**design/flow/run.sh**
```bash
#!/bin/bash
# the make line also repeats each setting of config.mk as NAME=value (left out here)
make -C /OpenROAD-flow-scripts/flow DESIGN_CONFIG=/design/flow/config.mk WORK_HOME=/design/flow/orfs CLKGATE_MAP_FILE= finish
```
**design/flow/config.mk**
```make
export PLATFORM = sky130hd
export DESIGN_NAME = microprocessor
export DESIGN_NICKNAME = microprocessor
export VERILOG_FILES = /design/flow/design.v
export SDC_FILE = /design/flow/constraint.sdc
export NUM_CORES = 4
export LEC_CHECK = 0
export CAP_MARGIN = 20
export CORE_ASPECT_RATIO = 0.5
export CORE_MARGIN = 2
export CORE_UTILIZATION = 72
export CTS_CLUSTER_DIAMETER = 371
export CTS_CLUSTER_SIZE = 99
export PLACE_DENSITY = 0.38
export SETUP_SLACK_MARGIN = 2.35
export SLEW_MARGIN = 20
export TNS_END_PERCENT = 40
```
**design/flow/constraint.sdc**
```tcl
create_clock -name core_clock -period 12.7 [get_ports {clk}]
set_input_delay 2.5400 -clock core_clock [delete_from_list [all_inputs] [get_ports {clk}]]
set_output_delay 2.5400 -clock core_clock [all_outputs]
set_load 0.01 [all_outputs]
```
**design/flow/design.v**
```verilog
`timescale 1ns / 1ps
module microprocessor(
  input             clk,
  input             sys_rst,
  input      [15:0] din,
  output     [15:0] dout,
  output     [15:0] imem_addr,
  input      [31:0] imem_data,
  output     [15:0] dmem_addr,
  output            dmem_we,
  input      [15:0] dmem_rdata,
  output            halted
);
reg [31:0] IR;             
reg [15:0] GPR [31:0];     
reg [15:0] SGPR;           
reg [15:0] PC;
reg sign, zero, overflow, carry;
reg jmp_flag;
reg stop;
localparam [2:0] idle            = 3'd0;   
localparam [2:0] fetch_inst      = 3'd1;   
localparam [2:0] dec_exec_inst   = 3'd2;   
localparam [2:0] next_inst       = 3'd3;   
localparam [2:0] sense_halt      = 3'd4;   
reg [2:0] state, next_state;
wire [15:0] src1 = GPR[IR[21:17]];
wire [15:0] src2 = IR[16] ? IR[15:0] : GPR[IR[15:11]];
wire [15:0] rdv  = GPR[IR[26:22]];
wire [16:0] sum     = {1'b0, src1} + {1'b0, src2};
wire [15:0] diff    = src1 - src2;
wire [31:0] mul_res = src1 * src2;
wire [15:0] quot    = (src2 == 16'd0) ? 16'hFFFF : (src1 / src2);
reg        wr_en;
reg [15:0] wr_val;
reg        jmp_n;
reg        stop_n;
always @(*) begin
  wr_en  = 1'b1;
  wr_val = rdv;
  jmp_n  = 1'b0;
  stop_n = 1'b0;
  case (IR[31:27])
    5'b00000 : wr_val = SGPR;
    5'b00001     : wr_val = IR[16] ? IR[15:0] : src1;
    5'b00010     : wr_val = sum[15:0];
    5'b00011     : wr_val = diff;
    5'b00100     : wr_val = mul_res[15:0];
    5'b00101     : wr_val = quot;
    5'b00110     : wr_val = src1 | src2;
    5'b00111    : wr_val = src1 & src2;
    5'b01000    : wr_val = src1 ^ src2;
    5'b01001   : wr_val = src1 ~^ src2;
    5'b01010   : wr_val = ~(src1 & src2);
    5'b01011    : wr_val = ~(src1 | src2);
    5'b01100    : wr_val = IR[16] ? ~IR[15:0] : ~src1;
    5'b01111 : wr_val = dmem_rdata;
    default  : wr_en = 1'b0;
  endcase
  case (IR[31:27])
    5'b10000        : jmp_n = 1'b1;
    5'b10001      : jmp_n = carry;
    5'b10011       : jmp_n = sign;
    5'b10101       : jmp_n = zero;
    5'b10111   : jmp_n = overflow;
    5'b10010    : jmp_n = ~carry;
    5'b10100     : jmp_n = ~sign;
    5'b10110     : jmp_n = ~zero;
    5'b11000 : jmp_n = ~overflow;
    5'b11001        : stop_n = 1'b1;
    default      : ;
  endcase
end
wire [15:0] rd_new = wr_en ? wr_val : rdv;
wire sign_n  = (IR[31:27] == 5'b00100) ? mul_res[31] : rd_new[15];
wire zero_n  = (IR[31:27] == 5'b00100) ? ~(|mul_res) : ~(|rd_new);
wire carry_n = (IR[31:27] == 5'b00010) ? sum[16] : 1'b0;
wire ovf_n   = (IR[31:27] == 5'b00010) ? ((~src1[15] & ~src2[15] & rd_new[15]) | (src1[15] & src2[15] & ~rd_new[15])) :
               (IR[31:27] == 5'b00011) ? ((~src1[15] & src2[15] & rd_new[15]) | (src1[15] & ~src2[15] & ~rd_new[15])) :
               1'b0;
always @(posedge clk) begin
  if (sys_rst)
    state <= idle;
  else
    state <= next_state;
end
always @(*) begin
  case (state)
    idle            : next_state = fetch_inst;
    fetch_inst      : next_state = dec_exec_inst;
    dec_exec_inst   : next_state = next_inst;
    next_inst       : next_state = sense_halt;
    sense_halt      : next_state = stop ? sense_halt : fetch_inst;
    default         : next_state = idle;
  endcase
end
always @(posedge clk) begin
  if (sys_rst) begin
    sign     <= 1'b0;
    zero     <= 1'b0;
    overflow <= 1'b0;
    carry    <= 1'b0;
    jmp_flag <= 1'b0;
    stop     <= 1'b0;
  end else begin
    case (state)
      idle: begin
        IR <= 32'h0;
        PC <= 16'd0;
      end
      fetch_inst: begin
        IR <= imem_data;
      end
      dec_exec_inst: begin
        if (wr_en)
          GPR[IR[26:22]] <= wr_val;
        if (IR[31:27] == 5'b00100)
          SGPR <= mul_res[31:16];
        sign     <= sign_n;
        zero     <= zero_n;
        carry    <= carry_n;
        overflow <= ovf_n;
        jmp_flag <= jmp_n;
        stop     <= stop_n;
      end
      next_inst: begin
        PC <= jmp_flag ? IR[15:0] : PC + 16'd1;
      end
      default: ;
    endcase
  end
end
assign imem_addr = PC;
assign dmem_addr = IR[15:0];
assign dmem_we   = (state == dec_exec_inst) && ((IR[31:27] == 5'b01101) || (IR[31:27] == 5'b01110));
assign dout      = (IR[31:27] == 5'b01110) ? din : src1;
assign halted    = stop;
endmodule
```
==> results.toml, run 1 <==
# generated from flow reports
[clock_network]
cts-buffers-inserted = 10
cts.sink_count = 602
cts.path.max_buffers = 3
cts_hold_buffers = 0
cts_htree_levels = 1
clock-root-buffer = "sky130_fd_sc_hd__clkbuf_16"

[synth]
synth.cellmix.simpleShare = 0.1157
leading_register_cell_type_out_of_synthesis = "sky130_fd_sc_hd__edfxtp_1"
post_synth_mux_area_share = 0.2055
yosysSeqAreaShare = 0.3511
synthDominantAreaCellType = "sky130_fd_sc_hd__edfxtp_1"
count_of_library_flops_with_an_enable_pin = 576
post-synth-top-area-fraction = 0.3408
ys_chip_area_sq_mm = 0.05075
synth_cells = 4449
ys_top_cells_by_area = "sky130_fd_sc_hd__edfxtp_1, sky130_fd_sc_hd__mux4_2, sky130_fd_sc_hd__fa_1, sky130_fd_sc_hd__ha_1, sky130_fd_sc_hd__mux2i_1"
cells_in_synth_stat_txt = 4449
syn_area_sq_mm = 0.05075
syn-mean-instance-area_sq_um = 11.41
largest_logic_family = "multiplexers"
synth.cellmix.compoundShare = 0.1126
async_flop_share = 0
yosysUniqueCellTypes = 112
top_cells_by_count = "sky130_fd_sc_hd__edfxtp_1, sky130_fd_sc_hd__nand2_1, sky130_fd_sc_hd__mux4_2"
yosys.cell_count.top_type = "sky130_fd_sc_hd__edfxtp_1"
post_synth_fa_ha_maj_area_fraction = 0.1495
synth.net_count = 5004
xor_xnor_share_of_the_synthesized_area = 0.01588
yosysWarnings = 1
ys.flops = 602

[outcome]
tool.error = "[ERROR GRT-0116] Global routing finished with congestion. Check the congestion regions in the DRC Viewer."
outcome.stop_stage = "global routing"
outcome = "stopped before the end"

[floorplanning]
placeableCoreArea_sq_mm = 0.06934
num_rows = 68
die_area_sq_mm = 0.07276
ios = 116
overall_die_width_microns = 379.5
initial_core_util = 0.7319
die_height_microns = 191.7

[grt]
grt_util_all_layers = 0.9101
globalRoute.totalOverflow = 967

[placed_design]
numPlacedInstances = 6250
dp_slack_ns = -17.66
dp_hpwl_microns = 166800
finalWeightedCongestion = 1.118
port_buffers = 115
-- per-stage QoR --
| step | area (sq um) | TNS [ns] | utilization |
|---|---|---|---|
| floorplan | 51320 | -2674.11 | - |
| global placement | 60370 | -2532.80 | 0.8706 |
| detailed placement | 60370 | -3087.67 | 0.8706 |
| CTS | 62910 | -2668.48 | 0.9073 |
-- timing repair --
item	4_1_cts
setup buffers	106
pin swaps	109
cloned	12
resized	233
endpoints found under the setup margin	522
hold endpoints to repair	0
-- per-layer routing --
metal  global-route usage  overflow
met1               0.9008       128
met5               0.7783        46
met3               0.8628       169
met2               0.9785       350
met4               0.8947       274
==> run 2, diff against run 1 <==
- ABC_AREA: default -> 1
- CORE_ASPECT_RATIO: 0.5 -> default
- CTS_CLUSTER_DIAMETER: 371 -> default
- CTS_CLUSTER_SIZE: 99 -> default
- PLACE_DENSITY: 0.38 -> default
- SETUP_SLACK_MARGIN: 2.35 -> default
- TNS_END_PERCENT: 40 -> default
- clock period: 12.7 -> 41.4 ns (I/O delays scaled with it)
==> run 2 against run 1 <==
- die area grew 1.6%
- synthesized cell count is 49% higher
- the run now finishes clean
- area after synthesis grew 1.8%
==> results.toml, run 2 <==
# synthesis and place-and-route metrics
[timing]
fin_worst_hold_slack_ns = 0.4749
fin_setup_tns_ns = 0
clock_skew_ns = 0.03027
report.final.slew_viol_count = 0
worst_max_slew_margin_expressed_relative_to_the_limit = 0.1510
finalSetupViolCount = 0
setup_repair_after_global_routing_missed_its_margin = "false"
worst-slew-pin-transition_ns = 1.271
timing.fmax_mhz = 26.43
period_used_share = 0.9140
period_minus_slack_ns = 37.84
final_hold_viol_count = 0

[clock_network]
cts_hold_buffers = 0
cts.sink_count = 602
clkTransAtPathRegs_ns = 0.06
cts-buffers-inserted = 67
clock-root-buffer = "sky130_fd_sc_hd__clkbuf_16"
cts_resized = 0
cts_setup_buffers = 0
cts.path.max_buffers = 3
worstSkewPairLatency_ns = 0.65
cts_htree_levels = 3
cts_tree = "yes"

[worst_setup_path]
crit_fanout = 64
cp_num_buf_inv = 22
worst_reg2reg_setup_slack_ns = 3.56
critical_path_depth = 244
crit_slowest_cell = "sky130_fd_sc_hd__buf_4"
reg2regPathDepth = 244
crit_path_max_incr_delay_ns = 0.91
crit_path_start_kind = "flop"
critical_path.most_common_cell = "sky130_fd_sc_hd__nand2_1"
critical_path_at_ns = 38.41
r2r-end = "zero"
setup.worst_path.end_class = "flop"
cp-endpoint = "zero"
worst-setup-path-type = "flop to flop"
path_delay_family = "AND-OR/OR-AND gates"
worstPathRequired_ns = 41.97

[floorplanning]
overall_die_width_microns = 271.8
initial_core_util = 0.7250
die_height_microns = 271.8
die_area_sq_mm = 0.07389
num_rows = 98
placeableCoreArea_sq_mm = 0.07124
ios = 116

[placed_design]
numPlacedInstances = 7391
dp_hpwl_microns = 123000
finalWeightedCongestion = 1.051
port_buffers = 115

[hold_path]
worst_hold_path_type = "flop to flop"
holdPathEnd = "state[3]"
min-delay-start = "state[1]"
min_path_cells = 2

[synth]
count_of_library_flops_with_an_enable_pin = 576
ys_chip_area_sq_mm = 0.05165
yosysUniqueCellTypes = 67
syn_area_sq_mm = 0.05165
ys_top_cells_by_area = "sky130_fd_sc_hd__edfxtp_1, sky130_fd_sc_hd__nand2_1, sky130_fd_sc_hd__nand3_1, sky130_fd_sc_hd__fa_1, sky130_fd_sc_hd__ha_1"
top_cells_by_count = "sky130_fd_sc_hd__nand2_1, sky130_fd_sc_hd__nand3_1, sky130_fd_sc_hd__nor2_1"
synth_cells = 6638
synth.cellmix.simpleShare = 0.2655
xor_xnor_share_of_the_synthesized_area = 0.01848
post_synth_mux_area_share = 0.001090
cells_in_synth_stat_txt = 6638
synth.cellmix.compoundShare = 0.1390
leading_register_cell_type_out_of_synthesis = "sky130_fd_sc_hd__edfxtp_1"
yosysWarnings = 1
yosysSeqAreaShare = 0.3450
largest_logic_family = "simple AND/OR/NAND/NOR gates"
async_flop_share = 0
post-synth-top-area-fraction = 0.3349
synthDominantAreaCellType = "sky130_fd_sc_hd__edfxtp_1"
syn-mean-instance-area_sq_um = 7.781
synth.net_count = 7193
ys.flops = 602
yosys.cell_count.top_type = "sky130_fd_sc_hd__nand2_1"
post_synth_fa_ha_maj_area_fraction = 0.1470

[drt]
postRouteAntennaNets = 0
drt_drc_violations_left = 0
vias = 52550
route.final.wire_length_microns = 194800
post_drt_wl_per_cell_microns = 25.91
drt_first_iter_violations = 9648
avgViaCountPerCell = 6.992
length_of_the_first_detailed_routing_pass_in_iterations = 17

[pwr]
power_top_consumer = "combinational logic"
comb_power_share = 0.722
switching_share = 0.5247
power.density_mw_per_mm2 = 94.72
p_leak_nw = 23.56
pg_clk_mw = 0.583
share_clk_of_total_power = 0.112
worst_vdd_ir_mv = 0.2315
p_seq_mw = 0.869
power_report.internal_total_mw = 2.482
power_spent_charging_and_discharging_nets_mw = 2.741
sequentialPowerShare = 0.166
combinational_power_mw = 3.77

[job]
maxCapViolCount = 0
log.warning_count = 74

[grt]
globalRoute.totalOverflow = 0
grt_start_max_net_pins = 156
grt_first_pass_wirelength_microns = 288900
grt_util_all_layers = 0.5150
first_global_vias = 49740
antenna_violations_before_repair = 1

[cells_and_area]
final_layout_fill_cell_count = 5076
final_cell_count_no_fill = 7516
synthToLayoutAreaGrowth_pct = 6.761
final_net_count = 7065

[outcome]
outcome = "finished clean"
## run 2: final cells by class
type,instances,area [sq um],share of cell area
Clock inverter,34,280.3,0.005083
Timing Repair Buffer,225,1989,0.03608
Inverter,601,2283,0.04141
Clock buffer,87,1813,0.03288
Antenna cell,4,10.01,0.0001815
Multi-Input combinational cell,5013,29720,0.5390
Sequential cell,602,17850,0.3238
Tap cell,950,1189,0.02156
## run 2: per-stage QoR
step                      utilization  cell area (sq um)  worst slack [ns]  power [mW]
after floorplan                     -              51650             10.57       3.486
after global placement         0.7444              53030             6.251       4.350
after detailed placement       0.7445              53040             4.759       4.464
after CTS                      0.7738              55130             4.653       5.054
after global routing           0.7739              55130            0.1361       5.552
final                          0.7740              55140             3.559       5.223
## run 2: layer usage
layer,vias to the layer above,global-route usage,share of wire
met5,-,0.001926,0.00017
met4,2,0.3436,0.085
met3,1439,0.2165,0.19
met2,5108,0.7200,0.40
met1,23700,0.6520,0.33
li1,22300,-,-
==> run 3, diff against run 2 <==
- CAP_MARGIN: 20 -> 10
- CELL_PAD_IN_SITES_DETAIL_PLACEMENT: default -> 2
- CORE_MARGIN: 2 -> 3
- CORE_UTILIZATION: 72 -> 71
- CTS_CLUSTER_DIAMETER: default -> 172
- GPL_ROUTABILITY_DRIVEN: default -> 1
- MAX_ROUTING_LAYER: default -> met4
- MIN_ROUTING_LAYER: default -> met1
- PLACE_DENSITY: default -> 0.35
- SLEW_MARGIN: 20 -> 40
- clock period: 41.4 -> 40.3 ns (I/O delays scaled with it)
==> run 3 against run 2 <==
- synthesized cell count is the same
- die area grew 2.9%
- the flow now stops in detailed placement
- area after synthesis is the same
==> results.toml, run 3 <==
# generated from flow reports
[synth]
syn-mean-instance-area_sq_um = 7.781
synth_cells = 6638
synth.net_count = 7193
count_of_library_flops_with_an_enable_pin = 576
leading_register_cell_type_out_of_synthesis = "sky130_fd_sc_hd__edfxtp_1"
synthDominantAreaCellType = "sky130_fd_sc_hd__edfxtp_1"
syn_area_sq_mm = 0.05165
cells_in_synth_stat_txt = 6638
ys_chip_area_sq_mm = 0.05165
synth.cellmix.compoundShare = 0.1390
ys_top_cells_by_area = "sky130_fd_sc_hd__edfxtp_1, sky130_fd_sc_hd__nand2_1, sky130_fd_sc_hd__nand3_1, sky130_fd_sc_hd__fa_1, sky130_fd_sc_hd__ha_1"
ys.flops = 602
xor_xnor_share_of_the_synthesized_area = 0.01848
top_cells_by_count = "sky130_fd_sc_hd__nand2_1, sky130_fd_sc_hd__nand3_1, sky130_fd_sc_hd__nor2_1"
post-synth-top-area-fraction = 0.3349
yosysUniqueCellTypes = 67
async_flop_share = 0
yosysSeqAreaShare = 0.3450
post_synth_mux_area_share = 0.001090
yosysWarnings = 1
synth.cellmix.simpleShare = 0.2655
largest_logic_family = "simple AND/OR/NAND/NOR gates"
yosys.cell_count.top_type = "sky130_fd_sc_hd__nand2_1"
post_synth_fa_ha_maj_area_fraction = 0.1470

[outcome]
outcome = "stopped before the end"
tool.error = "Error: detail_place.tcl, 38 bad optional access"
outcome.stop_stage = "detailed placement"

[placed_design]
port_buffers = 115
finalWeightedCongestion = 1.043

[floorplanning]
placeableCoreArea_sq_mm = 0.07173
die_height_microns = 275.7
initial_core_util = 0.7200
ios = 116
overall_die_width_microns = 275.7
die_area_sq_mm = 0.07602
num_rows = 98
[run 3: stage by stage]
step	std cells	power, mW	hold WS (ns)	instance area [sq um]	worst slack [ns]
after floorplan	6638	3.582	0.4347	51650	9.468
after global placement	7408	4.436	0.4528	53100	4.854
==> run 4, diff against run 3 <==
- ABC_AREA: 1 -> default
- CAP_MARGIN: 10 -> 20
- CELL_PAD_IN_SITES_DETAIL_PLACEMENT: 2 -> default
- CORE_MARGIN: 3 -> 2
- CORE_UTILIZATION: 71 -> 66
- CTS_CLUSTER_DIAMETER: 172 -> 32
- GPL_ROUTABILITY_DRIVEN: 1 -> default
- MIN_ROUTING_LAYER: met1 -> default
- PLACE_DENSITY: 0.35 -> default
- SLEW_MARGIN: 40 -> 20
- clock period: 40.3 -> 28.1 ns (I/O delays scaled with it)
==> run 4 against run 3 <==
- the run fails in global routing
- synthesized cell count shrank 33%
- area after synthesis shrank 1.7%
- die area grew 4.1%
==> results.toml, run 4 <==
# generated from flow reports
[floorplanning]
overall_die_width_microns = 281.3
die_area_sq_mm = 0.07913
initial_core_util = 0.6671
num_rows = 101
ios = 116
placeableCoreArea_sq_mm = 0.07608
die_height_microns = 281.3

[synth]
yosys.cell_count.top_type = "sky130_fd_sc_hd__edfxtp_1"
async_flop_share = 0
yosysUniqueCellTypes = 112
cells_in_synth_stat_txt = 4449
syn-mean-instance-area_sq_um = 11.41
synth.cellmix.simpleShare = 0.1157
yosysWarnings = 1
post-synth-top-area-fraction = 0.3408
synth.net_count = 5004
leading_register_cell_type_out_of_synthesis = "sky130_fd_sc_hd__edfxtp_1"
post_synth_fa_ha_maj_area_fraction = 0.1495
yosysSeqAreaShare = 0.3511
count_of_library_flops_with_an_enable_pin = 576
top_cells_by_count = "sky130_fd_sc_hd__edfxtp_1, sky130_fd_sc_hd__nand2_1, sky130_fd_sc_hd__mux4_2"
syn_area_sq_mm = 0.05075
ys.flops = 602
synth_cells = 4449
synth.cellmix.compoundShare = 0.1126
ys_top_cells_by_area = "sky130_fd_sc_hd__edfxtp_1, sky130_fd_sc_hd__mux4_2, sky130_fd_sc_hd__fa_1, sky130_fd_sc_hd__ha_1, sky130_fd_sc_hd__mux2i_1"
synthDominantAreaCellType = "sky130_fd_sc_hd__edfxtp_1"
xor_xnor_share_of_the_synthesized_area = 0.01588
post_synth_mux_area_share = 0.2055
ys_chip_area_sq_mm = 0.05075
largest_logic_family = "multiplexers"

[clock_network]
cts_hold_buffers = 0
clock-root-buffer = "sky130_fd_sc_hd__clkbuf_16"
cts_htree_levels = 3
cts.path.max_buffers = 3
cts.sink_count = 602
cts-buffers-inserted = 105

[outcome]
outcome = "stopped before the end"
outcome.stop_stage = "global routing"

[placed_design]
finalWeightedCongestion = 1.074
dp_hpwl_microns = 139700
port_buffers = 115
dp_slack_ns = -0.5883
numPlacedInstances = 5891
==> run 4: metrics by stage <==
step	power [mW]	setup TNS, ns	area [sq um]
after global placement	6.990	0	57060
after floorplan	5.188	-32.38	51310
after CTS	8.596	-0.04436	61770
after detailed placement	7.077	-19.36	57060
==> run 4: repair_timing <==
item | 4_1_cts
gates resized | 87
setup endpoints to repair | 33
setup buffers | 50
hold endpoints to repair | 0
cloned | 5
pin swaps | 61
==> run 5, diff against run 4 <==
- ABC_AREA: default -> 1
- CAP_MARGIN: 20 -> 10
- CELL_PAD_IN_SITES_DETAIL_PLACEMENT: default -> 1
- CORE_MARGIN: 2 -> 3
- CORE_UTILIZATION: 66 -> 36
- CTS_CLUSTER_DIAMETER: 32 -> 62
- GPL_ROUTABILITY_DRIVEN: default -> 1
- MIN_ROUTING_LAYER: default -> met2
- PLACE_DENSITY: default -> 0.35
- clock period: 28.1 -> 40.3 ns (I/O delays scaled with it)
==> run 5 against run 4 <==
- now clean on timing, DRC and antenna
- area after synthesis is 1.8% higher
- die area is 87% higher
- synthesized cell count is 49% higher
==> results.toml, run 5 <==
# synthesis and place-and-route metrics
[placed_design]
finalWeightedCongestion = 1.051
port_buffers = 115
dp_slack_ns = 2.188
placed_cell_area_sq_mm = 0.05451
dp_hpwl_microns = 167200

[worst_setup_path]
r2r-end = "zero"
crit_path_max_incr_delay_ns = 0.55
worst-setup-path-type = "flop to flop"
worst_reg2reg_setup_slack_ns = 3.70
cp-endpoint = "zero"
path_delay_family = "AND-OR/OR-AND gates"
worstPathRequired_ns = 40.99
critical_path.most_common_cell = "sky130_fd_sc_hd__nand2_1"
critical_path_depth = 245
crit_slowest_cell = "sky130_fd_sc_hd__inv_4"
cp_num_buf_inv = 22
reg2regPathDepth = 245
critical_path_at_ns = 37.29
setup.worst_path.end_class = "flop"
crit_path_start_kind = "flop"
crit_fanout = 85

[synth]
yosys.cell_count.top_type = "sky130_fd_sc_hd__nand2_1"
count_of_library_flops_with_an_enable_pin = 576
synth.cellmix.simpleShare = 0.2655
post_synth_fa_ha_maj_area_fraction = 0.1470
async_flop_share = 0
synthDominantAreaCellType = "sky130_fd_sc_hd__edfxtp_1"
post-synth-top-area-fraction = 0.3349
yosysUniqueCellTypes = 67
yosysWarnings = 1
yosysSeqAreaShare = 0.3450
xor_xnor_share_of_the_synthesized_area = 0.01848
ys_top_cells_by_area = "sky130_fd_sc_hd__edfxtp_1, sky130_fd_sc_hd__nand2_1, sky130_fd_sc_hd__nand3_1, sky130_fd_sc_hd__fa_1, sky130_fd_sc_hd__ha_1"
post_synth_mux_area_share = 0.001090
leading_register_cell_type_out_of_synthesis = "sky130_fd_sc_hd__edfxtp_1"
synth_cells = 6638
syn_area_sq_mm = 0.05165
top_cells_by_count = "sky130_fd_sc_hd__nand2_1, sky130_fd_sc_hd__nand3_1, sky130_fd_sc_hd__nor2_1"
cells_in_synth_stat_txt = 6638
synth.net_count = 7193
ys.flops = 602
largest_logic_family = "simple AND/OR/NAND/NOR gates"
syn-mean-instance-area_sq_um = 7.781
synth.cellmix.compoundShare = 0.1390
ys_chip_area_sq_mm = 0.05165

[pwr]
power_spent_charging_and_discharging_nets_mw = 3.521
power_report.internal_total_mw = 2.680
power.density_mw_per_mm2 = 107.4
pg_clk_mw = 0.780
sequentialPowerShare = 0.145
combinational_power_mw = 4.52
comb_power_share = 0.729
p_seq_mw = 0.899
power_top_consumer = "combinational logic"
worst_vdd_ir_mv = 0.3907
share_clk_of_total_power = 0.126
switching_share = 0.5678
p_leak_nw = 24.26

[timing]
period_minus_slack_ns = 36.60
fin_worst_hold_slack_ns = 0.4639
timing.fmax_mhz = 27.32
clock_skew_ns = 0.05695
fin_setup_tns_ns = 0
period_used_share = 0.9081
worst-slew-pin-transition_ns = 1.406
final_hold_viol_count = 0
report.final.slew_viol_count = 0
worst_max_slew_margin_expressed_relative_to_the_limit = 0.06140
finalSetupViolCount = 0
post-route-worst-setup-slack_ns = 3.703

[floorplanning]
die_area_sq_mm = 0.1480
placeableCoreArea_sq_mm = 0.1419
num_rows = 138
overall_die_width_microns = 384.8
initial_core_util = 0.3639
ios = 116
die_height_microns = 384.8

[clock_network]
clock-root-buffer = "sky130_fd_sc_hd__clkbuf_16"
worstSkewPairLatency_ns = 0.78
cts-buffers-inserted = 85
clkTransAtPathRegs_ns = 0.06
cts.path.max_buffers = 3
cts_htree_levels = 3
cts_tree = "yes"
cts.sink_count = 602

[hold_path]
worst_hold_path_type = "flop to flop"
min_path_cells = 1
min-delay-start = "IR[20]"

[grt]
grt_util_all_layers = 0.5594
first_global_vias = 77280
grt_start_max_net_pins = 141
antenna_violations_before_repair = 2
globalRoute.totalOverflow = 0
grt_first_pass_wirelength_microns = 384300

[cells_and_area]
final_net_count = 7148
postLayoutCoreUtil = 0.4067
final_design_area_no_fill_sq_mm = 0.05773
synthToLayoutAreaGrowth_pct = 11.77

[drt]
route.final.wire_length_microns = 268900
drt_first_iter_violations = 16780
length_of_the_first_detailed_routing_pass_in_iterations = 27
avgViaCountPerCell = 8.165
postRouteAntennaNets = 0
drt_drc_violations_left = 0
vias = 70070
post_drt_wl_per_cell_microns = 31.33

[job]
log.warning_count = 81
maxCapViolCount = 0

[outcome]
outcome = "finished clean"
## run 5: final cells by class
class                      instances  area (sq um)
fill                           17220         84210
multi-input combinational       5013         29710
sequential                       602         17850
timing repair buffer             287          2601
tap                             1890          2365
inverter                         601          2337
clock buffer                     105          2255
clock inverter                    50         509.2
antenna                           30         75.07
timing repair inverter             3         15.01
## run 5: what timing repair did
action                                  CTS  global route
resized                                   0            43
hold buffers                              0             0
buffers inserted                          0            14
endpoints found under the setup margin    0            65
## run 5: layer usage
| layer | track usage | routed length (microns) | vias to the layer above |
|---|---|---|---|
| li1 | - | - | 22410 |
| met1 | - | 0 | 22810 |
| met2 | 0.5945 | 116700 | 21440 |
| met3 | 0.7232 | 114500 | 3403 |
| met4 | 0.2184 | 37670 | 0 |
| met5 | - | 0 | - |
## run 5: through the flow
step / total power [mW] / std cells
3_3_place_gp: 5.049 / 8376
2_1_floorplan: 3.582 / 6638
4_1_cts: 5.899 / 8531
5_1_grt: 6.589 / 8557
3_5_place_dp: 5.107 / 8376
6_report: 6.201 / 8581
==> run 6, diff against run 5 <==
- ABC_AREA: 1 -> 0
- CAP_MARGIN: 10 -> 20
- CELL_PAD_IN_SITES_DETAIL_PLACEMENT: 1 -> default
- CORE_MARGIN: 3 -> 2
- CORE_UTILIZATION: 36 -> 72
- CTS_CLUSTER_DIAMETER: 62 -> 347
- CTS_CLUSTER_SIZE: default -> 24
- GPL_ROUTABILITY_DRIVEN: 1 -> default
- MAX_ROUTING_LAYER: met4 -> default
- MIN_ROUTING_LAYER: met2 -> default
- PLACE_DENSITY: 0.35 -> default
- PLACE_DENSITY_LB_ADDON: default -> 0.0
- clock period: 40.3 -> 15.0 ns (I/O delays scaled with it)
==> run 6 against run 5 <==
- the flow now stops in global routing
- area after synthesis down 1.7%
- synthesized cell count down 33%
- die area is 51% lower
==> results.toml, run 6 <==
# generated from flow reports
[synth]
syn-mean-instance-area_sq_um = 11.41
synth.cellmix.simpleShare = 0.1157
largest_logic_family = "multiplexers"
top_cells_by_count = "sky130_fd_sc_hd__edfxtp_1, sky130_fd_sc_hd__nand2_1, sky130_fd_sc_hd__mux4_2"
syn_area_sq_mm = 0.05075
ys.flops = 602
post-synth-top-area-fraction = 0.3408
yosysSeqAreaShare = 0.3511
cells_in_synth_stat_txt = 4449
async_flop_share = 0
synth.cellmix.compoundShare = 0.1126
synthDominantAreaCellType = "sky130_fd_sc_hd__edfxtp_1"
ys_top_cells_by_area = "sky130_fd_sc_hd__edfxtp_1, sky130_fd_sc_hd__mux4_2, sky130_fd_sc_hd__fa_1, sky130_fd_sc_hd__ha_1, sky130_fd_sc_hd__mux2i_1"
leading_register_cell_type_out_of_synthesis = "sky130_fd_sc_hd__edfxtp_1"
yosysUniqueCellTypes = 112
post_synth_mux_area_share = 0.2055
count_of_library_flops_with_an_enable_pin = 576
yosys.cell_count.top_type = "sky130_fd_sc_hd__edfxtp_1"
post_synth_fa_ha_maj_area_fraction = 0.1495
synth_cells = 4449
xor_xnor_share_of_the_synthesized_area = 0.01588
synth.net_count = 5004
yosysWarnings = 1
ys_chip_area_sq_mm = 0.05075

[floorplanning]
die_area_sq_mm = 0.07263
initial_core_util = 0.7260
die_height_microns = 269.5
overall_die_width_microns = 269.5
num_rows = 97
ios = 116
placeableCoreArea_sq_mm = 0.06991

[clock_network]
cts.sink_count = 602
clock-root-buffer = "sky130_fd_sc_hd__clkbuf_16"
cts_htree_levels = 1
cts.path.max_buffers = 3
cts-buffers-inserted = 29
cts_hold_buffers = 0

[placed_design]
dp_hpwl_microns = 158400
placed_cell_area_sq_mm = 0.06030
finalWeightedCongestion = 1.102
port_buffers = 115
dp_slack_ns = -14.19

[outcome]
outcome.stop_stage = "global routing"
outcome = "stopped before the end"
tool.error = "[ERROR GRT-0116] Global routing finished with congestion. Check the congestion regions in the DRC Viewer."

[grt]
globalRoute.totalOverflow = 438
grt_util_all_layers = 0.8816
-- run 6: repair_timing --
| action | in CTS |
|---|---|
| setup buffers | 137 |
| gates cloned | 10 |
| pin swaps | 107 |
| endpoints found under the setup margin | 289 |
| resized | 231 |
-- run 6: routing by layer --
layer  overflow  GRT usage
met1         31     0.8829
met2        187     0.9750
met3         40     0.7938
met4        175     0.8757
met5          5     0.6375
-- run 6: metrics by stage --
stage                     utilization  TNS [ns]  std cells
after floorplan                     -  -1973.31       4449
after global placement         0.8626  -1812.72       6240
after CTS                      0.9098  -1863.03       6439
after detailed placement       0.8626  -2053.31       6240
==> run 7, diff against run 6 <==
- ABC_AREA: 0 -> default
- CORE_UTILIZATION: 72 -> 67
- CTS_CLUSTER_DIAMETER: 347 -> default
- CTS_CLUSTER_SIZE: 24 -> default
- MAX_ROUTING_LAYER: default -> met4
- PLACE_DENSITY_LB_ADDON: 0.0 -> default
- clock period: 15.0 -> 28.2 ns (I/O delays scaled with it)
==> run 7 against run 6 <==
- the run again fails in global routing
- area after synthesis unchanged
- synthesized cell count is the same
- die area rose by 7.3%
==> results.toml, run 7 <==
# generated from flow reports
[outcome]
outcome = "stopped before the end"
outcome.stop_stage = "global routing"
tool.error = "[ERROR GRT-0228] Horizontal edge usage exceeds the maximum allowed. (3, 0) usage=65535 limit=3000"

[floorplanning]
die_height_microns = 279.2
placeableCoreArea_sq_mm = 0.07470
ios = 116
die_area_sq_mm = 0.07797
initial_core_util = 0.6794
overall_die_width_microns = 279.2
num_rows = 100

[synth]
post_synth_fa_ha_maj_area_fraction = 0.1495
yosysUniqueCellTypes = 112
synth.cellmix.compoundShare = 0.1126
largest_logic_family = "multiplexers"
synth.net_count = 5004
cells_in_synth_stat_txt = 4449
post-synth-top-area-fraction = 0.3408
leading_register_cell_type_out_of_synthesis = "sky130_fd_sc_hd__edfxtp_1"
yosysWarnings = 1
ys_chip_area_sq_mm = 0.05075
yosys.cell_count.top_type = "sky130_fd_sc_hd__edfxtp_1"
yosysSeqAreaShare = 0.3511
synth_cells = 4449
ys.flops = 602
synthDominantAreaCellType = "sky130_fd_sc_hd__edfxtp_1"
async_flop_share = 0
syn_area_sq_mm = 0.05075
synth.cellmix.simpleShare = 0.1157
post_synth_mux_area_share = 0.2055
xor_xnor_share_of_the_synthesized_area = 0.01588
top_cells_by_count = "sky130_fd_sc_hd__edfxtp_1, sky130_fd_sc_hd__nand2_1, sky130_fd_sc_hd__mux4_2"
count_of_library_flops_with_an_enable_pin = 576
syn-mean-instance-area_sq_um = 11.41
ys_top_cells_by_area = "sky130_fd_sc_hd__edfxtp_1, sky130_fd_sc_hd__mux4_2, sky130_fd_sc_hd__fa_1, sky130_fd_sc_hd__ha_1, sky130_fd_sc_hd__mux2i_1"

[clock_network]
cts-buffers-inserted = 66
clock-root-buffer = "sky130_fd_sc_hd__clkbuf_16"
cts_hold_buffers = 0
cts.path.max_buffers = 3
cts_htree_levels = 3
cts.sink_count = 602

[placed_design]
finalWeightedCongestion = 1.070
port_buffers = 115
dp_hpwl_microns = 151900
numPlacedInstances = 5884
-- run 7: timing repair --
| action | CTS |
|---|---|
| endpoints found under the setup margin | 33 |
| pin swaps | 61 |
| resized | 99 |
| buffers inserted | 39 |
| cloned | 3 |
-- run 7: metrics by stage --
step                cell area [sq um]  worst slack, ns  power, mW
CTS                             60280          0.01098      8.122
global placement                57330          -0.1327      7.030
detailed placement              57330          -0.9309      7.154
floorplan                       51310           -1.011      5.170
==> run 8, diff against run 7 <==
- ABC_AREA: default -> 0
- CELL_PAD_IN_SITES_GLOBAL_PLACEMENT: default -> 1
- CORE_UTILIZATION: 67 -> 25
- CTS_CLUSTER_DIAMETER: default -> 182
- GPL_ROUTABILITY_DRIVEN: default -> 0
- GPL_TIMING_DRIVEN: default -> 1
- MAX_ROUTING_LAYER: met4 -> default
- PLACE_DENSITY: default -> 0.79
- clock period: 28.2 -> 25.8 ns (I/O delays scaled with it)
==> run 8 against run 7 <==
- the layout now fails its checks (negative setup slack)
- area after synthesis did not move
- synthesized cell count unchanged
- die area increased to 2.7 times the previous value
==> results.toml, run 8 <==
# synthesis and place-and-route metrics
[outcome]
outcome = "complete, but fails checks"
check-failures = "negative setup slack"

[synth]
ys_chip_area_sq_mm = 0.05075
post_synth_mux_area_share = 0.2055
synthDominantAreaCellType = "sky130_fd_sc_hd__edfxtp_1"
ys.flops = 602
syn-mean-instance-area_sq_um = 11.41
yosys.cell_count.top_type = "sky130_fd_sc_hd__edfxtp_1"
post_synth_fa_ha_maj_area_fraction = 0.1495
largest_logic_family = "multiplexers"
yosysUniqueCellTypes = 112
synth.cellmix.compoundShare = 0.1126
count_of_library_flops_with_an_enable_pin = 576
syn_area_sq_mm = 0.05075
synth.net_count = 5004
post-synth-top-area-fraction = 0.3408
cells_in_synth_stat_txt = 4449
synth.cellmix.simpleShare = 0.1157
yosysWarnings = 1
async_flop_share = 0
yosysSeqAreaShare = 0.3511
top_cells_by_count = "sky130_fd_sc_hd__edfxtp_1, sky130_fd_sc_hd__nand2_1, sky130_fd_sc_hd__mux4_2"
ys_top_cells_by_area = "sky130_fd_sc_hd__edfxtp_1, sky130_fd_sc_hd__mux4_2, sky130_fd_sc_hd__fa_1, sky130_fd_sc_hd__ha_1, sky130_fd_sc_hd__mux2i_1"
leading_register_cell_type_out_of_synthesis = "sky130_fd_sc_hd__edfxtp_1"
xor_xnor_share_of_the_synthesized_area = 0.01588
synth_cells = 4449

[clock_network]
cts_htree_levels = 3
cts_tree = "yes"
cts_hold_buffers = 0
worstSkewPairLatency_ns = 0.63
clock-root-buffer = "sky130_fd_sc_hd__clkbuf_16"
cts.sink_count = 602
cts-buffers-inserted = 67
cts.path.max_buffers = 3
clkTransAtPathRegs_ns = 0.06

[placed_design]
port_buffers = 115
dp_slack_ns = -3.293
dp_hpwl_microns = 147100
numPlacedInstances = 7930

[drt]
avgViaCountPerCell = 5.481
drt_first_iter_violations = 5232
postRouteAntennaNets = 0
vias = 44860
length_of_the_first_detailed_routing_pass_in_iterations = 7
post_drt_wl_per_cell_microns = 25.48
drt_drc_violations_left = 0
route.final.wire_length_microns = 208600

[worst_setup_path]
crit_fanout = 17
worst-setup-path-type = "flop to flop"
r2r-end = "GPR[0][0]"
path_delay_family = "AND-OR/OR-AND gates"
reg2regPathDepth = 149
crit_path_start_kind = "flop"
crit_slowest_cell = "sky130_fd_sc_hd__mux4_2"
cp-endpoint = "GPR[0][0]"
worst_reg2reg_setup_slack_ns = -2.64
crit_path_max_incr_delay_ns = 0.53
setup.worst_path.end_class = "flop"
worstPathRequired_ns = 26.15
critical_path.most_common_cell = "sky130_fd_sc_hd__buf_4"
critical_path_depth = 149
cp_num_buf_inv = 28
critical_path_at_ns = 28.79

[pwr]
power_top_consumer = "combinational logic"
worst_vdd_ir_mv = 0.6397
pg_clk_mw = 1.01
power_spent_charging_and_discharging_nets_mw = 4.479
switching_share = 0.4908
comb_power_share = 0.737
p_leak_nw = 26.01
power.density_mw_per_mm2 = 136.5
p_total_mw = 9.126
sequentialPowerShare = 0.153
power_report.internal_total_mw = 4.647
share_clk_of_total_power = 0.111
combinational_power_mw = 6.72
p_seq_mw = 1.39

[timing]
post-route-worst-setup-slack_ns = -2.638
worst-slew-pin-transition_ns = 1.191
period_used_share = 1.102
final_hold_viol_count = 0
report.final.slew_viol_count = 0
finalSetupViolCount = 65
period_minus_slack_ns = 28.44
setup_repair_after_global_routing_missed_its_margin = "true"
clock_skew_ns = 0.03184
worst_max_slew_margin_expressed_relative_to_the_limit = 0.1951
timing.fmax_mhz = 35.16

[cells_and_area]
seqCellArea_sq_mm = 0.01785
final_cell_count_no_fill = 8185
final_layout_fill_cell_count = 19860
synthToLayoutAreaGrowth_pct = 31.68
final_net_count = 6015
final-comb-area_sq_mm = 0.03202

[hold_path]
worst_hold_path_type = "flop to flop"
min-delay-start = "IR[20]"
min_path_cells = 2

[floorplanning]
die_height_microns = 454.6
ios = 116
num_rows = 165
placeableCoreArea_sq_mm = 0.2019
overall_die_width_microns = 454.6
initial_core_util = 0.2514
die_area_sq_mm = 0.2066

[grt]
grt_first_pass_wirelength_microns = 299800
grt_start_max_net_pins = 51
first_global_vias = 44970
antenna_violations_before_repair = 7
grt_util_all_layers = 0.1951
globalRoute.totalOverflow = 0

[job]
maxCapViolCount = 0
log.warning_count = 66
-- run 8: final cells by class --
class / instances / share of cell area
Multi-Input combinational cell: 3249 / 0.4791
Sequential cell: 602 / 0.2671
Timing Repair Buffer: 1206 / 0.1509
Tap cell: 2672 / 0.05002
Clock buffer: 82 / 0.02672
Inverter: 334 / 0.01883
Clock inverter: 36 / 0.007170
Antenna cell: 4 / 0.0001498
-- run 8: routing by layer --
metal  wire length, microns  vias to the layer above  global-route usage
met5                     52                        -                   0
met4                  17110                        8              0.1357
met3                  23730                      790             0.05214
met2                  95100                     2901              0.3119
met1                  72580                    22270              0.2274
li1                       -                    18890                   -
-- run 8: metrics by stage --
step / instance area, sq um / hold WS [ns] / TNS, ns / util
floorplan: 51310 / 0.4178 / -161.73 / -
global placement: 62150 / 0.4306 / -148.81 / 0.3078
detailed placement: 62150 / 0.4494 / -193.33 / 0.3078
CTS: 65920 / 0.4679 / -76.42 / 0.3265
global route: 66830 / 0.4849 / -227.16 / 0.3310
finish: 66830 / 0.4668 / -129.53 / 0.3310
-- run 8: timing repair --
action / CTS / global route
setup buffers: 83 / 40
resized: 146 / 86
pin swaps: 61 / 61
setup endpoints to repair: 97 / 97
gates cloned: 6 / 8
==> run 9, diff against run 8 <==
- ABC_AREA: 0 -> default
- CELL_PAD_IN_SITES_GLOBAL_PLACEMENT: 1 -> default
- CORE_UTILIZATION: 25 -> 59
- CTS_CLUSTER_DIAMETER: 182 -> default
- CTS_CLUSTER_SIZE: default -> 99
- GPL_ROUTABILITY_DRIVEN: 0 -> default
- GPL_TIMING_DRIVEN: 1 -> default
- PLACE_DENSITY: 0.79 -> default
- TNS_END_PERCENT: default -> 40
- clock period: 25.8 -> 17.9 ns (I/O delays scaled with it)
==> run 9 against run 8 <==
- still fails the layout checks on negative setup slack
- worst setup slack worse by 8.1 ns
- cell count decreased by 17%
- critical path depth down 8
- clock skew rose by 0.014 ns
- flip-flop count is the same
- first-iteration DRC count grew 30%
- sequential share of layout area grew 0.25 points
- die area decreased by 57%
- cell area shrank 0.95%
- critical endpoint unchanged
==> results.toml, run 9 <==
# synthesis and place-and-route metrics
[outcome]
outcome = "complete, but fails checks"
check-failures = "negative setup slack"

[placed_design]
port_buffers = 115
placed_cell_area_sq_mm = 0.06101
dp_hpwl_microns = 149200
finalWeightedCongestion = 1.033
dp_slack_ns = -11.19
numPlacedInstances = 6506

[worst_setup_path]
worstPathRequired_ns = 18.32
crit_fanout = 21
setup.worst_path.end_class = "flop"
cp_num_buf_inv = 15
r2r-end = "GPR[0][0]"
path_delay_family = "AND-OR/OR-AND gates"
cp-endpoint = "GPR[0][0]"
crit_path_start_kind = "flop"
critical_path_depth = 141
reg2regPathDepth = 141
worst_reg2reg_setup_slack_ns = -10.78
critical_path_at_ns = 29.10
crit_path_max_incr_delay_ns = 0.55
worst-setup-path-type = "flop to flop"
crit_slowest_cell = "sky130_fd_sc_hd__or4b_4"

[synth]
syn_area_sq_mm = 0.05075
post_synth_mux_area_share = 0.2055
synth_cells = 4449
leading_register_cell_type_out_of_synthesis = "sky130_fd_sc_hd__edfxtp_1"
syn-mean-instance-area_sq_um = 11.41
ys_top_cells_by_area = "sky130_fd_sc_hd__edfxtp_1, sky130_fd_sc_hd__mux4_2, sky130_fd_sc_hd__fa_1, sky130_fd_sc_hd__ha_1, sky130_fd_sc_hd__mux2i_1"
largest_logic_family = "multiplexers"
yosysWarnings = 1
post-synth-top-area-fraction = 0.3408
post_synth_fa_ha_maj_area_fraction = 0.1495
cells_in_synth_stat_txt = 4449
xor_xnor_share_of_the_synthesized_area = 0.01588
yosysSeqAreaShare = 0.3511
ys_chip_area_sq_mm = 0.05075
synth.cellmix.compoundShare = 0.1126
yosys.cell_count.top_type = "sky130_fd_sc_hd__edfxtp_1"
yosysUniqueCellTypes = 112
ys.flops = 602
async_flop_share = 0
count_of_library_flops_with_an_enable_pin = 576
synth.net_count = 5004
synthDominantAreaCellType = "sky130_fd_sc_hd__edfxtp_1"
top_cells_by_count = "sky130_fd_sc_hd__edfxtp_1, sky130_fd_sc_hd__nand2_1, sky130_fd_sc_hd__mux4_2"
synth.cellmix.simpleShare = 0.1157

[drt]
post_drt_wl_per_cell_microns = 32.58
length_of_the_first_detailed_routing_pass_in_iterations = 7
avgViaCountPerCell = 6.977
vias = 47460
drt_drc_violations_left = 0
postRouteAntennaNets = 0
route.final.wire_length_microns = 221600
drt_first_iter_violations = 6803

[pwr]
p_leak_nw = 26.69
switching_share = 0.4947
power_spent_charging_and_discharging_nets_mw = 6.608
power_report.internal_total_mw = 6.749
power.density_mw_per_mm2 = 201.8
combinational_power_mw = 9.94
p_total_mw = 13.36
p_seq_mw = 2.00
worst_vdd_ir_mv = 0.8602
share_clk_of_total_power = 0.106
comb_power_share = 0.744
pg_clk_mw = 1.42
power_top_consumer = "combinational logic"
sequentialPowerShare = 0.150

[cells_and_area]
seqCellArea_sq_mm = 0.01785
final-comb-area_sq_mm = 0.03224
postLayoutCoreUtil = 0.7774
final_design_area_no_fill_sq_mm = 0.06619
final_cell_count_no_fill = 6802
synthToLayoutAreaGrowth_pct = 30.43
final_net_count = 6155
final_layout_fill_cell_count = 5336

[grt]
grt_first_pass_wirelength_microns = 311700
grt_util_all_layers = 0.4838
globalRoute.totalOverflow = 0
first_global_vias = 46820
antenna_violations_before_repair = 8
grt_start_max_net_pins = 54

[timing]
post-route-worst-setup-slack_ns = -10.78
worst_max_slew_margin_expressed_relative_to_the_limit = 0.1442
report.final.slew_viol_count = 0
timing.fmax_mhz = 34.87
period_minus_slack_ns = 28.67
finalSetupViolCount = 193
period_used_share = 1.602
worst-slew-pin-transition_ns = 1.270
final_hold_viol_count = 0
clock_skew_ns = 0.04541
setup_repair_after_global_routing_missed_its_margin = "true"

[hold_path]
worst_hold_path_type = "flop to flop"
min-delay-start = "IR[20]"
min_path_cells = 2

[floorplanning]
overall_die_width_microns = 297.3
ios = 116
num_rows = 107
die_area_sq_mm = 0.08838
placeableCoreArea_sq_mm = 0.08515
die_height_microns = 297.3
initial_core_util = 0.5961

[job]
maxCapViolCount = 0
log.warning_count = 69

[clock_network]
worstSkewPairLatency_ns = 0.68
cts_tree = "yes"
clkTransAtPathRegs_ns = 0.07
cts.path.max_buffers = 3
cts.sink_count = 602
cts-buffers-inserted = 68
cts_htree_levels = 3
clock-root-buffer = "sky130_fd_sc_hd__clkbuf_16"
run 9: per-stage QoR:
| stage | setup TNS (ns) | hold slack, ns |
|---|---|---|
| floorplan | -1317.40 | 0.4178 |
| global placement | -1216.56 | 0.4299 |
| detailed placement | -1356.27 | 0.4485 |
| CTS | -1087.04 | 0.4662 |
| global route | -1454.72 | 0.4880 |
| finish | -1228.64 | 0.4598 |
run 9: area by class of cell:
class	instances	share of cell area
Multi-Input combinational cell	3249	0.4871
Clock buffer	81	0.02676
Tap cell	1144	0.02162
Clock inverter	43	0.005897
Inverter	334	0.01913
Timing Repair inverter	1	0.0001701
Sequential cell	602	0.2696
Timing Repair Buffer	1344	0.1696
Antenna cell	4	0.0001512
run 9: per-layer routing:
metal | vias to the layer above | GRT usage | share of wire
li1 | 19170 | - | -
met1 | 22810 | 0.5878 | 0.32
met2 | 4115 | 0.7346 | 0.43
met3 | 1360 | 0.1334 | 0.14
met4 | 8 | 0.3758 | 0.10
met5 | - | 0 | 0.00028
run 9: what timing repair did:
item / CTS / global route
setup buffers: 95 / 71
hold buffers: 0 / 0
resized: 189 / 132
cloned: 8 / 2
endpoints found under the setup margin: 225 / 225
pin swaps: 84 / 104
==> run 10, diff against run 9 <==
- ABC_AREA: default -> 0
- CELL_PAD_IN_SITES_GLOBAL_PLACEMENT: default -> 1
- CORE_UTILIZATION: 59 -> 72
- CTS_CLUSTER_DIAMETER: default -> 96
- CTS_CLUSTER_SIZE: 99 -> 27
- GPL_ROUTABILITY_DRIVEN: default -> 1
- GPL_TIMING_DRIVEN: default -> 1
- PLACE_DENSITY: default -> 0.35
- SETUP_SLACK_MARGIN: default -> 4.47
- TNS_END_PERCENT: 40 -> 5
- clock period: 17.9 -> 15.4 ns (I/O delays scaled with it)
==> run 10 against run 9 <==
- the flow now stops in global routing
- synthesized cell count unchanged
- area after synthesis unchanged
- die area decreased by 18%
==> results.toml, run 10 <==
# generated from flow reports
[outcome]
outcome = "stopped before the end"
outcome.stop_stage = "global routing"
tool.error = "[ERROR GRT-0116] Global routing finished with congestion. Check the congestion regions in the DRC Viewer."

[synth]
async_flop_share = 0
ys_top_cells_by_area = "sky130_fd_sc_hd__edfxtp_1, sky130_fd_sc_hd__mux4_2, sky130_fd_sc_hd__fa_1, sky130_fd_sc_hd__ha_1, sky130_fd_sc_hd__mux2i_1"
synth.cellmix.simpleShare = 0.1157
yosysUniqueCellTypes = 112
cells_in_synth_stat_txt = 4449
post-synth-top-area-fraction = 0.3408
post_synth_mux_area_share = 0.2055
ys.flops = 602
synth_cells = 4449
syn-mean-instance-area_sq_um = 11.41
top_cells_by_count = "sky130_fd_sc_hd__edfxtp_1, sky130_fd_sc_hd__nand2_1, sky130_fd_sc_hd__mux4_2"
yosys.cell_count.top_type = "sky130_fd_sc_hd__edfxtp_1"
yosysWarnings = 1
syn_area_sq_mm = 0.05075
ys_chip_area_sq_mm = 0.05075
synthDominantAreaCellType = "sky130_fd_sc_hd__edfxtp_1"
yosysSeqAreaShare = 0.3511
synth.net_count = 5004
count_of_library_flops_with_an_enable_pin = 576
synth.cellmix.compoundShare = 0.1126
post_synth_fa_ha_maj_area_fraction = 0.1495
xor_xnor_share_of_the_synthesized_area = 0.01588
largest_logic_family = "multiplexers"
leading_register_cell_type_out_of_synthesis = "sky130_fd_sc_hd__edfxtp_1"

[placed_design]
dp_hpwl_microns = 155000
numPlacedInstances = 6251
port_buffers = 115
finalWeightedCongestion = 1.095

[clock_network]
clock-root-buffer = "sky130_fd_sc_hd__clkbuf_16"
cts-buffers-inserted = 27
cts.path.max_buffers = 3
cts.sink_count = 602
cts_htree_levels = 1

[floorplanning]
num_rows = 97
die_height_microns = 269.5
placeableCoreArea_sq_mm = 0.06991
ios = 116
die_area_sq_mm = 0.07263
overall_die_width_microns = 269.5
initial_core_util = 0.7260

[grt]
globalRoute.totalOverflow = 806
grt_util_all_layers = 0.9031
[run 10: per-layer routing]
layer,overflow,GRT usage
met3,91,0.8374
met2,354,0.9870
met5,9,0.6678
met1,88,0.8964
met4,264,0.8981
[run 10: repair_timing]
action,in CTS
hold buffers,0
buffers inserted,109
gates resized,234
pin swaps,98
endpoints found under the setup margin,419
gates cloned,4
[run 10: stage by stage]
| stage | instance area (sq um) | power [mW] | TNS, ns | hold slack (ns) | setup slack, ns |
|---|---|---|---|---|---|
| after floorplan | 51310 | 9.467 | -1920.49 | 0.4178 | -13.81 |
| after global placement | 60530 | 12.79 | -1658.89 | 0.4298 | -12.38 |
| after detailed placement | 60530 | 13.09 | -2054.52 | 0.4603 | -14.15 |
| after CTS | 63430 | 14.34 | -1818.56 | 0.5140 | -13.11 |
==> run 11, diff against run 10 <==
- CAP_MARGIN: 20 -> 10
- CELL_PAD_IN_SITES_GLOBAL_PLACEMENT: 1 -> 3
- CORE_ASPECT_RATIO: default -> 0.78
- CORE_UTILIZATION: 72 -> 71
- CTS_CLUSTER_DIAMETER: 96 -> default
- CTS_CLUSTER_SIZE: 27 -> default
- GPL_ROUTABILITY_DRIVEN: 1 -> 0
- GPL_TIMING_DRIVEN: 1 -> default
- MAX_ROUTING_LAYER: default -> met5
- PLACE_DENSITY: 0.35 -> default
- PLACE_DENSITY_LB_ADDON: default -> 0.29
- SETUP_SLACK_MARGIN: 4.47 -> default
- TNS_END_PERCENT: 5 -> 25
- clock period: 15.4 -> 17.6 ns (I/O delays scaled with it)
==> run 11 against run 10 <==
- the flow stops in global placement without I/O
- synthesized cell count unchanged
- die area is 1.4% higher
- area after synthesis unchanged
==> results.toml, run 11 <==
# generated from flow reports
[outcome]
outcome = "stopped before the end"
outcome.stop_stage = "global placement without I/O"
tool.error = "[ERROR FLW-0024] Place density exceeds 1.0 (current PLACE_DENSITY_LB_ADDON =  0.29). Please check if the value of  PLACE_DENSITY_LB_ADDON is between 0 and 0.99."

[floorplanning]
overall_die_width_microns = 306.7
die_height_microns = 240.1
die_area_sq_mm = 0.07365
initial_core_util = 0.7179
num_rows = 86
placeableCoreArea_sq_mm = 0.07070

[synth]
yosys.cell_count.top_type = "sky130_fd_sc_hd__edfxtp_1"
synth.cellmix.compoundShare = 0.1126
yosysWarnings = 1
largest_logic_family = "multiplexers"
top_cells_by_count = "sky130_fd_sc_hd__edfxtp_1, sky130_fd_sc_hd__nand2_1, sky130_fd_sc_hd__mux4_2"
post_synth_mux_area_share = 0.2055
post-synth-top-area-fraction = 0.3408
yosysUniqueCellTypes = 112
ys_top_cells_by_area = "sky130_fd_sc_hd__edfxtp_1, sky130_fd_sc_hd__mux4_2, sky130_fd_sc_hd__fa_1, sky130_fd_sc_hd__ha_1, sky130_fd_sc_hd__mux2i_1"
leading_register_cell_type_out_of_synthesis = "sky130_fd_sc_hd__edfxtp_1"
syn_area_sq_mm = 0.05075
synth.cellmix.simpleShare = 0.1157
post_synth_fa_ha_maj_area_fraction = 0.1495
async_flop_share = 0
syn-mean-instance-area_sq_um = 11.41
synthDominantAreaCellType = "sky130_fd_sc_hd__edfxtp_1"
cells_in_synth_stat_txt = 4449
ys_chip_area_sq_mm = 0.05075
synth_cells = 4449
xor_xnor_share_of_the_synthesized_area = 0.01588
yosysSeqAreaShare = 0.3511
count_of_library_flops_with_an_enable_pin = 576
synth.net_count = 5004
ys.flops = 602
==> run 12, diff against run 11 <==
- CAP_MARGIN: 10 -> 20
- CELL_PAD_IN_SITES_GLOBAL_PLACEMENT: 3 -> 1
- CORE_ASPECT_RATIO: 0.78 -> default
- CORE_UTILIZATION: 71 -> 57
- CTS_CLUSTER_DIAMETER: default -> 28
- GPL_ROUTABILITY_DRIVEN: 0 -> 1
- GPL_TIMING_DRIVEN: default -> 1
- MAX_ROUTING_LAYER: met5 -> default
- PLACE_DENSITY_LB_ADDON: 0.29 -> default
- TNS_END_PERCENT: 25 -> default
- clock period: 17.6 -> 25.8 ns (I/O delays scaled with it)
==> run 12 against run 11 <==
- the layout now fails its checks (negative setup slack)
- synthesized cell count is the same
- area after synthesis stayed put
- die area increased by 24%
==> results.toml, run 12 <==
# synthesis and place-and-route metrics
[synth]
synth_cells = 4449
ys_chip_area_sq_mm = 0.05075
async_flop_share = 0
leading_register_cell_type_out_of_synthesis = "sky130_fd_sc_hd__edfxtp_1"
yosys.cell_count.top_type = "sky130_fd_sc_hd__edfxtp_1"
post_synth_fa_ha_maj_area_fraction = 0.1495
yosysWarnings = 1
synthDominantAreaCellType = "sky130_fd_sc_hd__edfxtp_1"
post-synth-top-area-fraction = 0.3408
xor_xnor_share_of_the_synthesized_area = 0.01588
synth.net_count = 5004
syn-mean-instance-area_sq_um = 11.41
top_cells_by_count = "sky130_fd_sc_hd__edfxtp_1, sky130_fd_sc_hd__nand2_1, sky130_fd_sc_hd__mux4_2"
yosysUniqueCellTypes = 112
count_of_library_flops_with_an_enable_pin = 576
yosysSeqAreaShare = 0.3511
ys_top_cells_by_area = "sky130_fd_sc_hd__edfxtp_1, sky130_fd_sc_hd__mux4_2, sky130_fd_sc_hd__fa_1, sky130_fd_sc_hd__ha_1, sky130_fd_sc_hd__mux2i_1"
synth.cellmix.simpleShare = 0.1157
synth.cellmix.compoundShare = 0.1126
cells_in_synth_stat_txt = 4449
largest_logic_family = "multiplexers"
syn_area_sq_mm = 0.05075
ys.flops = 602
post_synth_mux_area_share = 0.2055

[drt]
post_drt_wl_per_cell_microns = 34.92
length_of_the_first_detailed_routing_pass_in_iterations = 12
drt_first_iter_violations = 8347
route.final.wire_length_microns = 242900
avgViaCountPerCell = 7.176
vias = 49910
postRouteAntennaNets = 0
drt_drc_violations_left = 0

[worst_setup_path]
crit_slowest_cell = "sky130_fd_sc_hd__or4b_4"
critical_path_depth = 169
path_delay_family = "AND-OR/OR-AND gates"
worstPathRequired_ns = 26.41
worst-setup-path-type = "flop to flop"
worst_reg2reg_setup_slack_ns = -3.17
crit_path_max_incr_delay_ns = 0.47
setup.worst_path.end_class = "flop"
reg2regPathDepth = 169
crit_path_start_kind = "flop"
cp_num_buf_inv = 76
cp-endpoint = "GPR[6][0]"
critical_path.most_common_cell = "sky130_fd_sc_hd__buf_4"
critical_path_at_ns = 29.58
crit_fanout = 8
r2r-end = "GPR[6][0]"

[floorplanning]
die_height_microns = 302.4
die_area_sq_mm = 0.09144
initial_core_util = 0.5743
ios = 116
placeableCoreArea_sq_mm = 0.08837
num_rows = 109
overall_die_width_microns = 302.4

[cells_and_area]
final_net_count = 6222
synthToLayoutAreaGrowth_pct = 35.86
final_layout_fill_cell_count = 5229
final_design_area_no_fill_sq_mm = 0.06895
final_cell_count_no_fill = 6956
postLayoutCoreUtil = 0.7802

[grt]
first_global_vias = 49410
antenna_violations_before_repair = 17
grt_util_all_layers = 0.5174
globalRoute.totalOverflow = 0
grt_first_pass_wirelength_microns = 337000
grt_start_max_net_pins = 53

[placed_design]
dp_slack_ns = -3.158
numPlacedInstances = 6452
port_buffers = 115
dp_hpwl_microns = 149800
placed_cell_area_sq_mm = 0.06058
finalWeightedCongestion = 1.038

[timing]
fin_setup_tns_ns = -162.64
clock_skew_ns = 0.07286
post-route-worst-setup-slack_ns = -3.169
period_used_share = 1.123
fin_worst_hold_slack_ns = 0.4596
timing.fmax_mhz = 34.52
finalSetupViolCount = 97
worst_max_slew_margin_expressed_relative_to_the_limit = 0.05017
final_hold_viol_count = 0
period_minus_slack_ns = 28.97
worst-slew-pin-transition_ns = 1.423
report.final.slew_viol_count = 0
setup_repair_after_global_routing_missed_its_margin = "true"

[pwr]
p_seq_mw = 1.40
switching_share = 0.4794
power_report.internal_total_mw = 5.433
power.density_mw_per_mm2 = 151.4
p_total_mw = 10.44
share_clk_of_total_power = 0.185
sequentialPowerShare = 0.134
p_leak_nw = 27.96
pg_clk_mw = 1.93
power_spent_charging_and_discharging_nets_mw = 5.003
combinational_power_mw = 7.11
power_top_consumer = "combinational logic"
worst_vdd_ir_mv = 1.044
comb_power_share = 0.681

[clock_network]
clkTransAtPathRegs_ns = 0.05
cts-buffers-inserted = 136
cts_tree = "yes"
cts_hold_buffers = 0
worstSkewPairLatency_ns = 0.79
cts.sink_count = 602
clock-root-buffer = "sky130_fd_sc_hd__clkbuf_16"
cts_htree_levels = 4
cts.path.max_buffers = 3

[outcome]
check-failures = "negative setup slack"
outcome = "complete, but fails checks"

[job]
maxCapViolCount = 0
log.warning_count = 69

[hold_path]
min-delay-start = "IR[20]"
min_path_cells = 2
worst_hold_path_type = "flop to flop"
## run 12: layout make-up
class | count | area (sq um) | share of cell area
repair buffers | 1344 | 11180 | 0.1622
clock buffers | 151 | 3460 | 0.05017
inverters | 334 | 1256 | 0.01822
clock inverters | 99 | 1498 | 0.02172
multi-input cells | 3249 | 32220 | 0.4673
well taps | 1165 | 1458 | 0.02114
flip-flops and latches | 602 | 17850 | 0.2588
diodes | 12 | 30.03 | 0.0004355
## run 12: routing by layer
metal	share of wire	wire length, microns	GRT usage
met3	0.16	38300	0.2178
met5	0.00049	119	0.004141
met2	0.42	102300	0.7609
met1	0.31	74900	0.5892
met4	0.11	27290	0.4262
## run 12: what timing repair did
item / 4_1_cts / 5_1_grt
resized: 152 / 131
cloned: 5 / 6
pin swaps: 110 / 106
buffers inserted: 178 / 58
setup endpoints to repair: 97 / 129
==> run 13, diff against run 12 <==
- ABC_AREA: 0 -> default
- CELL_PAD_IN_SITES_GLOBAL_PLACEMENT: 1 -> default
- CORE_UTILIZATION: 57 -> 47
- CTS_CLUSTER_DIAMETER: 28 -> default
- GPL_ROUTABILITY_DRIVEN: 1 -> default
- GPL_TIMING_DRIVEN: 1 -> default
- clock period: 25.8 -> 27.9 ns (I/O delays scaled with it)
==> run 13 against run 12 <==
- still fails the layout checks on negative setup slack
- sequential power shrank 8%
- highest routed layer unchanged
- via count shrank 12%
- critical path depth shrank 23
- register-to-register slack gained 2.6 ns
- first-iteration DRC count shrank 36%
- largest cell class unchanged
- die area grew 21%
- sequential share of layout area grew 1.7 points
- critical endpoint is now GPR[26][0]
- combinational power shrank 11%
- total power shrank 19%
==> results.toml, run 13 <==
# synthesis and place-and-route metrics
[timing]
finalSetupViolCount = 33
setup_repair_after_global_routing_missed_its_margin = "true"
period_minus_slack_ns = 28.48
report.final.slew_viol_count = 0
clock_skew_ns = 0.04306
worst-slew-pin-transition_ns = 1.290
worst_max_slew_margin_expressed_relative_to_the_limit = 0.1347
final_hold_viol_count = 0
timing.fmax_mhz = 35.11
period_used_share = 1.021
post-route-worst-setup-slack_ns = -0.5808

[pwr]
sequentialPowerShare = 0.151
power_spent_charging_and_discharging_nets_mw = 4.235
power_report.internal_total_mw = 4.264
combinational_power_mw = 6.32
p_leak_nw = 25.63
power.density_mw_per_mm2 = 131.2
comb_power_share = 0.743
worst_vdd_ir_mv = 0.4926
p_seq_mw = 1.29
pg_clk_mw = 0.894
switching_share = 0.4983
power_top_consumer = "combinational logic"
share_clk_of_total_power = 0.105

[synth]
count_of_library_flops_with_an_enable_pin = 576
post-synth-top-area-fraction = 0.3408
ys.flops = 602
leading_register_cell_type_out_of_synthesis = "sky130_fd_sc_hd__edfxtp_1"
yosysWarnings = 1
synth.cellmix.simpleShare = 0.1157
synth_cells = 4449
post_synth_mux_area_share = 0.2055
syn_area_sq_mm = 0.05075
ys_chip_area_sq_mm = 0.05075
syn-mean-instance-area_sq_um = 11.41
xor_xnor_share_of_the_synthesized_area = 0.01588
synth.net_count = 5004
synth.cellmix.compoundShare = 0.1126
cells_in_synth_stat_txt = 4449
synthDominantAreaCellType = "sky130_fd_sc_hd__edfxtp_1"
yosysUniqueCellTypes = 112
yosysSeqAreaShare = 0.3511
yosys.cell_count.top_type = "sky130_fd_sc_hd__edfxtp_1"
post_synth_fa_ha_maj_area_fraction = 0.1495
largest_logic_family = "multiplexers"
ys_top_cells_by_area = "sky130_fd_sc_hd__edfxtp_1, sky130_fd_sc_hd__mux4_2, sky130_fd_sc_hd__fa_1, sky130_fd_sc_hd__ha_1, sky130_fd_sc_hd__mux2i_1"
async_flop_share = 0
top_cells_by_count = "sky130_fd_sc_hd__edfxtp_1, sky130_fd_sc_hd__nand2_1, sky130_fd_sc_hd__mux4_2"

[drt]
postRouteAntennaNets = 0
drt_first_iter_violations = 5372
route.met3.wl_microns = 21530
length_of_the_first_detailed_routing_pass_in_iterations = 6
vias = 44050
avgViaCountPerCell = 6.429
drt_drc_violations_left = 0
wl_met1_microns = 76020
dr.max_layer_used = "met5"
met2_length_microns = 95340
post_drt_wl_per_cell_microns = 30.39
route.final.wire_length_microns = 208200

[job]
log.warning_count = 66
maxCapViolCount = 0

[clock_network]
cts.path.max_buffers = 3
cts-buffers-inserted = 67
cts.sink_count = 602
cts_hold_buffers = 0
cts_htree_levels = 3
clkTransAtPathRegs_ns = 0.06
cts_tree = "yes"
worstSkewPairLatency_ns = 0.64
clock-root-buffer = "sky130_fd_sc_hd__clkbuf_16"

[worst_setup_path]
r2r-end = "GPR[26][0]"
cp_num_buf_inv = 16
crit_path_max_incr_delay_ns = 0.56
crit_slowest_cell = "sky130_fd_sc_hd__or4_4"
cp-endpoint = "GPR[26][0]"
critical_path_depth = 146
critical_path_at_ns = 28.86
worstPathRequired_ns = 28.28
crit_path_start_kind = "flop"
path_delay_family = "AND-OR/OR-AND gates"
critical_path.most_common_cell = "sky130_fd_sc_hd__o21a_1"
worst_reg2reg_setup_slack_ns = -0.58
crit_fanout = 8
worst-setup-path-type = "flop to flop"
reg2regPathDepth = 146
setup.worst_path.end_class = "flop"

[floorplanning]
num_rows = 120
die_height_microns = 332.6
overall_die_width_microns = 332.6
placeableCoreArea_sq_mm = 0.1071
initial_core_util = 0.4741
die_area_sq_mm = 0.1106
ios = 116

[placed_design]
numPlacedInstances = 6585
port_buffers = 115
finalWeightedCongestion = 0.9963
dp_hpwl_microns = 151800

[cells_and_area]
final_cell_count_no_fill = 6851
final_net_count = 5948
synthToLayoutAreaGrowth_pct = 27.64
final_layout_fill_cell_count = 8775
postLayoutCoreUtil = 0.6051
seqCellArea_sq_mm = 0.01785
final-comb-area_sq_mm = 0.03228

[hold_path]
worst_hold_path_type = "flop to flop"
min_path_cells = 2
min-delay-start = "IR[21]"

[grt]
grt_util_all_layers = 0.3690
antenna_violations_before_repair = 9
grt_start_max_net_pins = 75
globalRoute.totalOverflow = 0
grt_first_pass_wirelength_microns = 296800
first_global_vias = 43160

[outcome]
check-failures = "negative setup slack"
outcome = "complete, but fails checks"
[run 13: timing repair]
item,CTS,global route
buffers inserted,74,62
pin swaps,112,85
resized,156,133
cloned,4,3
endpoints found under the setup margin,65,65
[run 13: per-stage QoR]
step           area [sq um]  TNS [ns]  worst slack [ns]  hold WS [ns]  total power, mW
2_1_floorplan         51310    -38.98            -1.311        0.4178            5.225
3_3_place_gp          59890    -32.20           -0.9792        0.4257            7.248
3_5_place_dp          59890    -51.57            -1.483        0.4399            7.315
4_1_cts               63550    -6.142           -0.1987        0.4540            8.366
5_1_grt               64780    -66.46            -1.867        0.4698            9.137
6_report              64780    -17.76           -0.5808        0.4475            8.499
[run 13: layer usage]
metal | vias to the layer above | GRT usage
met2 | 2753 | 0.5897
met3 | 714 | 0.07725
met4 | 10 | 0.2184
met1 | 21820 | 0.4640
met5 | - | 0
li1 | 18750 | -
[run 13: area by class of cell]
type | instances | area share
Sequential cell | 602 | 0.2755
Timing Repair Buffer | 1139 | 0.1463
Antenna cell | 2 | 0.00007726
Clock buffer | 85 | 0.02758
Inverter | 334 | 0.01935
Multi-Input combinational cell | 3249 | 0.4982
Clock inverter | 37 | 0.005833
Tap cell | 1403 | 0.02710
Power and IR drop assume default switching activity.
